==> run a: inputs <==
==> flow/design.v <==
`timescale 1ns / 1ps
module CordicMachine(
	input clk,
	input [12:0] x_0,
	input [12:0] y_0,
	input [12:0] z_0,
	input [31:0] stage,
	output reg [12:0] x_N,
	output reg [12:0] y_N,
	output reg [12:0] z_N
);
	reg [12:0] arctan [12:0];
	initial begin
	arctan[0] = 13'b0101101000000;
	arctan[1] = 13'b0011010100100;
	arctan[2] = 13'b0001110000010;
	arctan[3] = 13'b0000111001000;
	arctan[4] = 13'b0000011100100;
	arctan[5] = 13'b0000001110010;
	arctan[6] = 13'b0000000111001;
	arctan[7] = 13'b0000000011100;
	arctan[8] = 13'b0000000001110;
	arctan[9] = 13'b0000000000111;
	arctan[10] = 13'b0000000000011;
	arctan[11] = 13'b0000000000001;
	arctan[12] = 13'b0000000000000;
	end
	wire signed [12:0] x_s = x_0;
	wire signed [12:0] y_s = y_0;
	wire [12:0] x_sh = x_s >>> stage;
	wire [12:0] y_sh = y_s >>> stage;
	always @(posedge clk) begin
		if (stage != 10) begin
			x_N <= z_0[12] ? x_0 + y_sh : x_0 - y_sh;
			y_N <= z_0[12] ? y_0 - x_sh : y_0 + x_sh;
			z_N <= z_0[12] ? z_0 + arctan[stage] : z_0 - arctan[stage];
		end
	end
endmodule
`timescale 1ns / 1ps
module Cordic(
	input clk, 
	input [12:0] x_0,
	input [12:0] y_0,
	input [12:0] z_0,
	output [12:0] x_N,
	output [12:0] y_N,
	output [12:0] z_N
);
	wire [12:0] x0, y0, z0;
	wire [12:0] x1, y1, z1;
	wire [12:0] x2, y2, z2;
	wire [12:0] x3, y3, z3;
	wire [12:0] x4, y4, z4;
	wire [12:0] x5, y5, z5;
	wire [12:0] x6, y6, z6;
	wire [12:0] x7, y7, z7;
	wire [12:0] x8, y8, z8;
	wire [12:0] x9, y9, z9;
	CordicMachine C1 (.clk(clk), .x_0(x_0), .y_0(y_0), .z_0(z_0), .stage(0), .x_N(x0), .y_N(y0), .z_N(z0));
	CordicMachine C2 (.clk(clk), .x_0(x0), .y_0(y0), .z_0(z0), .stage(1), .x_N(x1), .y_N(y1), .z_N(z1));
	CordicMachine C3 (.clk(clk), .x_0(x1), .y_0(y1), .z_0(z1), .stage(2), .x_N(x2), .y_N(y2), .z_N(z2));
	CordicMachine C4 (.clk(clk), .x_0(x2), .y_0(y2), .z_0(z2), .stage(3), .x_N(x3), .y_N(y3), .z_N(z3));
	CordicMachine C5 (.clk(clk), .x_0(x3), .y_0(y3), .z_0(z3), .stage(4), .x_N(x4), .y_N(y4), .z_N(z4));
	CordicMachine C6 (.clk(clk), .x_0(x4), .y_0(y4), .z_0(z4), .stage(5), .x_N(x5), .y_N(y5), .z_N(z5));
	CordicMachine C7 (.clk(clk), .x_0(x5), .y_0(y5), .z_0(z5), .stage(6), .x_N(x6), .y_N(y6), .z_N(z6));
	CordicMachine C8 (.clk(clk), .x_0(x6), .y_0(y6), .z_0(z6), .stage(7), .x_N(x7), .y_N(y7), .z_N(z7));
	CordicMachine C9 (.clk(clk), .x_0(x7), .y_0(y7), .z_0(z7), .stage(8), .x_N(x8), .y_N(y8), .z_N(z8));
	CordicMachine C10 (.clk(clk), .x_0(x8), .y_0(y8), .z_0(z8), .stage(9), .x_N(x9), .y_N(y9), .z_N(z9));
	assign x_N = x9;
	assign y_N = y9;
	assign z_N = z9;
endmodule
==> flow/run.sh <==
#!/bin/bash
# the make line also repeats each setting of config.mk as NAME=value (left out here)
make -C /OpenROAD-flow-scripts/flow DESIGN_CONFIG=/design/flow/config.mk WORK_HOME=/design/flow/orfs CLKGATE_MAP_FILE= finish
==> flow/config.mk <==
export PLATFORM = sky130hd
export DESIGN_NAME = Cordic
export DESIGN_NICKNAME = Cordic
export VERILOG_FILES = /design/flow/design.v
export SDC_FILE = /design/flow/constraint.sdc
export NUM_CORES = 4
export LEC_CHECK = 0
export CAP_MARGIN = 5
export CELL_PAD_IN_SITES_GLOBAL_PLACEMENT = 0
export CORE_ASPECT_RATIO = 1.2
export CORE_MARGIN = 5
export CORE_UTILIZATION = 38
export CTS_CLUSTER_DIAMETER = 197
export GPL_ROUTABILITY_DRIVEN = 1
export GPL_TIMING_DRIVEN = 1
export HOLD_SLACK_MARGIN = 0.13
export MIN_ROUTING_LAYER = met2
export SLEW_MARGIN = 20
==> flow/constraint.sdc <==
create_clock -name core_clock -period 1.79 [get_ports {clk}]
set_input_delay 0.3580 -clock core_clock [delete_from_list [all_inputs] [get_ports {clk}]]
set_output_delay 0.3580 -clock core_clock [all_outputs]
set_load 0.01 [all_outputs]
==> inputs of run b, as changes to run a <==
==> flow/config.mk (replaced) <==
export PLATFORM = sky130hd
export DESIGN_NAME = Cordic
export DESIGN_NICKNAME = Cordic
export VERILOG_FILES = /design/flow/design.v
export SDC_FILE = /design/flow/constraint.sdc
export NUM_CORES = 4
export LEC_CHECK = 0
export CAP_MARGIN = 20
export CORE_MARGIN = 2
export CORE_UTILIZATION = 70
export CTS_CLUSTER_SIZE = 35
export SLEW_MARGIN = 20
==> flow/constraint.sdc (replaced) <==
create_clock -name core_clock -period 2.9 [get_ports {clk}]
set_input_delay 0.5800 -clock core_clock [delete_from_list [all_inputs] [get_ports {clk}]]
set_output_delay 0.5800 -clock core_clock [all_outputs]
set_load 0.01 [all_outputs]
==> inputs of run c, as changes to run a <==
==> flow/config.mk (replaced) <==
export PLATFORM = sky130hd
export DESIGN_NAME = Cordic
export DESIGN_NICKNAME = Cordic
export VERILOG_FILES = /design/flow/design.v
export SDC_FILE = /design/flow/constraint.sdc
export NUM_CORES = 4
export LEC_CHECK = 0
export CAP_MARGIN = 20
export CORE_MARGIN = 2
export CORE_UTILIZATION = 72
export PLACE_DENSITY_LB_ADDON = 0.27
export SLEW_MARGIN = 20
export TNS_END_PERCENT = 5
==> flow/constraint.sdc (replaced) <==
create_clock -name core_clock -period 2.66 [get_ports {clk}]
set_input_delay 0.5320 -clock core_clock [delete_from_list [all_inputs] [get_ports {clk}]]
set_output_delay 0.5320 -clock core_clock [all_outputs]
set_load 0.01 [all_outputs]
==> summary.rpt <==
FLOW METRICS REPORT
----------------------------------------------------
[Outcome]
  Layout Check Fail Reasons .................... setup timing
  Outcome ........................ failed layout checks

[Setup path]
  Worst-case register-to-register setup slack ........................ -0.95 ns
  Maximum cell stage delay along the critical path ........................ 0.40 ns

[Route]
  Wire length on met2 ........................ 49000 um
  Violation count after the first detailed-routing iteration ........................ a little under 5000

[Worst hold path]
  Number of instances on the worst hold path ........................ 1
  Worst hold endpoint ........................ C1.z_N[4]
  Tightest Hold Check Type ........................ input port to flip-flop

[Final timing]
  Smallest setup slack after layout ........................ -0.948 ns
  Endpoints failing setup ........................ between 200 and 250

[GRT]
  Met3 global-route usage ........................ 0.337

[Run]
  Count of tool warnings ........................ just over 60

----------------------------------------------------
[end of results for run a]
==> summary.rpt <==
FLOW METRICS REPORT
----------------------------------------------------
[Outcome]
  Outcome ........................ aborted with a tool error
  Last stage the flow got to ........................ global routing (5_1_grt)
  Error that halted the flow ........................ [ERROR GRT-0232] Routing congestion too high. Check the congestion heatmap in the GUI.

[Logic synthesis]
  Mux cell area share after synthesis ........................ 0.0162
  Area share, top type ........................ 0.301
  Largest combinational cell category by area ........................ adder cells
  Leading area contributor after synthesis ........................ dfxtp_1
  Sequential cell area fraction in the yosys report ........................ 0.301

[GRT]
  Fraction of met2 tracks used by global routing ........................ 0.946
  Overall Global Routing Usage ........................ 0.786
  Met3 global-route usage ........................ 0.650

[Floorplan]
  Die outline area ........................ 37500 um2

----------------------------------------------------
[end of results for run c]
==> summary.rpt <==
FLOW METRICS REPORT
----------------------------------------------------
[Outcome]
  Outcome ........................ failed layout checks
  Layout Check Fail Reasons .................... setup timing

[Final timing]
  Endpoints failing setup ........................ 1
  Smallest setup slack after layout ........................ -0.0854 ns

[Setup path]
  Maximum cell stage delay along the critical path ........................ about 0.40 ns
  Worst-case register-to-register setup slack ........................ -0.09 ns

[Worst hold path]
  Number of instances on the worst hold path ........................ 0
  Tightest Hold Check Type ........................ flip-flop to flip-flop

[GRT]
  Met3 global-route usage ........................ 0.0438

[Run]
  Count of tool warnings ........................ 61

[Layout]
  Layout overhead on the synthesized area ........................ 16.6%
  Storage element area ........................ 7840 um2

[Route]
  Wire length on met2 ........................ 32000 um

----------------------------------------------------
[end of results for run b]

* * *

==> v10: inputs <==
// Cordic: RTL as listed in full above, without the edits since
export LEC_CHECK = 0
export CAP_MARGIN = 20
export CORE_MARGIN = 2
export CORE_UTILIZATION = 64
export SLEW_MARGIN = 20
create_clock -name core_clock -period 2.33 [get_ports {clk}]
run.sh (not shown) runs the stock make flow with config.mk's settings and CLKGATE_MAP_FILE=.
==> inputs of v18, as changes to v10 <==
==> flow/config.mk (replaced) <==
export PLATFORM = sky130hd
export DESIGN_NAME = Cordic
export DESIGN_NICKNAME = Cordic
export VERILOG_FILES = /design/flow/design.v
export SDC_FILE = /design/flow/constraint.sdc
export NUM_CORES = 4
export LEC_CHECK = 0
export ABC_AREA = 1
export CAP_MARGIN = 35
export CORE_MARGIN = 7
export CORE_UTILIZATION = 40
export CTS_CLUSTER_DIAMETER = 23
export SETUP_SLACK_MARGIN = -0.09
export SLEW_MARGIN = 0
==> flow/constraint.sdc (replaced) <==
create_clock -name core_clock -period 2.5 [get_ports {clk}]
set_input_delay 0.5000 -clock core_clock [delete_from_list [all_inputs] [get_ports {clk}]]
set_output_delay 0.5000 -clock core_clock [all_outputs]
set_load 0.01 [all_outputs]
==> inputs of v32, as changes to v10 <==
==> flow/config.mk (replaced) <==
export PLATFORM = sky130hd
export DESIGN_NAME = Cordic
export DESIGN_NICKNAME = Cordic
export VERILOG_FILES = /design/flow/design.v
export SDC_FILE = /design/flow/constraint.sdc
export NUM_CORES = 4
export LEC_CHECK = 0
export ABC_AREA = 1
export CAP_MARGIN = 5
export CORE_MARGIN = 5
export CORE_UTILIZATION = 40
export CTS_CLUSTER_DIAMETER = 23
export GPL_ROUTABILITY_DRIVEN = 0
export HOLD_SLACK_MARGIN = 0.16
export SETUP_SLACK_MARGIN = -0.09
export SLEW_MARGIN = 20
==> flow/constraint.sdc (replaced) <==
create_clock -name core_clock -period 1.85 [get_ports {clk}]
set_input_delay 0.3700 -clock core_clock [delete_from_list [all_inputs] [get_ports {clk}]]
set_output_delay 0.3700 -clock core_clock [all_outputs]
set_load 0.01 [all_outputs]
==> inputs of v11, as changes to v10 <==
--- a/flow/config.mk
+++ b/flow/config.mk
@@ -7,5 +7,7 @@
 export LEC_CHECK = 0
 export CAP_MARGIN = 20
 export CORE_MARGIN = 2
-export CORE_UTILIZATION = 64
+export CORE_UTILIZATION = 72
+export PLACE_DENSITY_LB_ADDON = 0.24
+export SETUP_SLACK_MARGIN = 0.68
 export SLEW_MARGIN = 20
==> flow/constraint.sdc (replaced) <==
create_clock -name core_clock -period 3.45 [get_ports {clk}]
set_input_delay 0.6900 -clock core_clock [delete_from_list [all_inputs] [get_ports {clk}]]
set_output_delay 0.6900 -clock core_clock [all_outputs]
set_load 0.01 [all_outputs]
==> summary of the runs <==
- v10 stopped in 5_1_grt, error DPL-0038. v11 completed without violations. v32 completed, yet does not pass: negative setup slack. v18 ran to the end with no violations.
- Between v11 and v32, the lower final area is in v11 (gap about 40%, measured against v32).
- Via count, highest first: v32, v18, v11.
- Of v11 and v32, v32 has the higher wire length (gap about 25%, measured against v32).
- Against v18, the first-iteration DRC count of v11 is larger by 63%.
- The highest setup slack belongs to v11, the lowest to v32.
- Core utilization, lowest first: v18, v32, v11.
